==> 06-11 <==
// conv_mac_unit
module conv_mac_unit (
	input wire aclk,
	input wire aresetn,
	input wire aclken,
	input wire[1:0] calfmt,
	input wire[8*16-1:0] mac_in_ftm,
	input wire[8*16-1:0] mac_in_wgt,
	input wire mac_in_ftm_masked,
	input wire[1:0] mac_in_info_along,
	input wire mac_in_valid,
	output wire[7:0] mac_out_exp,
	output wire[39:0] mac_out_frac,
	output wire[1:0] mac_out_info_along,
	output wire mac_out_valid
);
make LEC_CHECK=0 CAP_MARGIN=15 CORE_MARGIN=2 CORE_UTILIZATION=72 CTS_CLUSTER_SIZE=19 GPL_ROUTABILITY_DRIVEN=1 PLACE_DENSITY_LB_ADDON=0.28 SETUP_SLACK_MARGIN=0.46 SLEW_MARGIN=20 finish   # period 3.89 ns
run.sh (not shown) runs the stock make flow with config.mk's settings and CLKGATE_MAP_FILE=.
==> inputs of 06-10, as changes to 06-11 <==
CAP_MARGIN = 20   (was 15)
CORE_UTILIZATION = 10   (was 72)
CTS_CLUSTER_SIZE = default   (was 19)
GPL_ROUTABILITY_DRIVEN = default   (was 1)
PLACE_DENSITY_LB_ADDON = default   (was 0.28)
SETUP_SLACK_MARGIN = default   (was 0.46)
==> flow/constraint.sdc (replaced) <==
create_clock -name core_clock -period 8.2 [get_ports {aclk}]
set_input_delay 1.6400 -clock core_clock [delete_from_list [all_inputs] [get_ports {aclk}]]
set_output_delay 1.6400 -clock core_clock [all_outputs]
set_load 0.01 [all_outputs]
==> results <==
06-11 stopped in global routing with ODB-0269. 06-10 finished clean. In die area, 06-10 is at 7.1 times the value of 06-11. Synthesized area is the same in 06-11 and 06-10. Synthesized cell count is the same in 06-10 and 06-11.
==> figures <==
Outcome: 06-10 timing/DRC/antenna clean; 06-11 did not finish
Stage where the flow stopped: 06-10 -; 06-11 global routing
Floorplan utilization: 06-10 10.0%; 06-11 72.2%
Number of buffers added by the clock tree synthesis step: 06-10 143; 06-11 158
Overall die width: 06-10 1.25 mm; 06-11 470 um
Detailed placement HPWL: 06-10 422 mm; 06-11 362 mm
Bufs on Longest Clock Path: 06-10 4; 06-11 3
Placed instance area: 06-10 185000 um2; 06-11 176000 um2
Fraction of registers with async set/reset: 06-10 2.72%; 06-11 2.72%
Floorplan core area: 06-10 1560000 um2; 06-11 217000 um2
Number of rows in the core area: 06-10 459; 06-11 171
Placed Cells incl. Taps: 06-10 36585; 06-11 20422
Routability congestion estimate from global placement: 06-10 0.873; 06-11 1.01
Setup repair bufs after CTS: 06-10 0; 06-11 323
Post-CTS Resized: 06-10 0; 06-11 973
Die Outline Area: 06-10 1570000 um2; 06-11 221000 um2
Die Span Y: 06-10 1.25 mm; 06-11 470 um
DP Worst Slack: 06-10 1.16 ns; 06-11 -2.78 ns


==> job 5713: inputs <==
Starting RTL as in the previous note.
clock: 6.22 ns
lec_check: 0
abc_area: 0
cap_margin: 20
cell_pad_in_sites_global_placement: 1
core_margin: 2
core_utilization: 64
gpl_timing_driven: 1
setup_slack_margin: 0.5
slew_margin: 20
==> job 8319 (differences from job 5713) <==
==> flow/config.mk (replaced) <==
export PLATFORM = sky130hd
export DESIGN_NAME = conv_mac_unit
export DESIGN_NICKNAME = conv_mac_unit
export VERILOG_FILES = /design/flow/design.v
export SDC_FILE = /design/flow/constraint.sdc
export NUM_CORES = 4
export LEC_CHECK = 0
export ABC_AREA = 1
export CAP_MARGIN = 20
export CORE_MARGIN = 2
export CORE_UTILIZATION = 62
export CTS_CLUSTER_DIAMETER = 346
export SLEW_MARGIN = 20
==> flow/constraint.sdc (replaced) <==
create_clock -name core_clock -period 4.27 [get_ports {aclk}]
set_input_delay 0.8540 -clock core_clock [delete_from_list [all_inputs] [get_ports {aclk}]]
set_output_delay 0.8540 -clock core_clock [all_outputs]
set_load 0.01 [all_outputs]
==> comparison table <==
	job 8319	job 5713
Synth Cell Area	0.164 mm^2	0.156 mm^2
Bufs w/o clock	2823	1507
Seq/total area	20.8%	23.0%
Worst min-delay path class	in -> async	reg -> reg
First-pass iteration count of the detailed router	8	7
Maximum number of pins on one net before global-route repair	94	177
Post-detailed-routing wire length	503000 um	455000 um
Status	finished with violations	finished with violations
Reasons for failing layout checks	setup timing	setup timing
Worst setup slack for register-to-register paths	-1.45 ns	-0.11 ns
Portion of the clock cycle consumed by the worst path in the final layout	134%	102%
Yosys synthesis chip area	0.164 mm^2	0.156 mm^2
CP max stage delay	0.57 ns	0.55 ns
GRT Util Overall	37.0%	36.2%
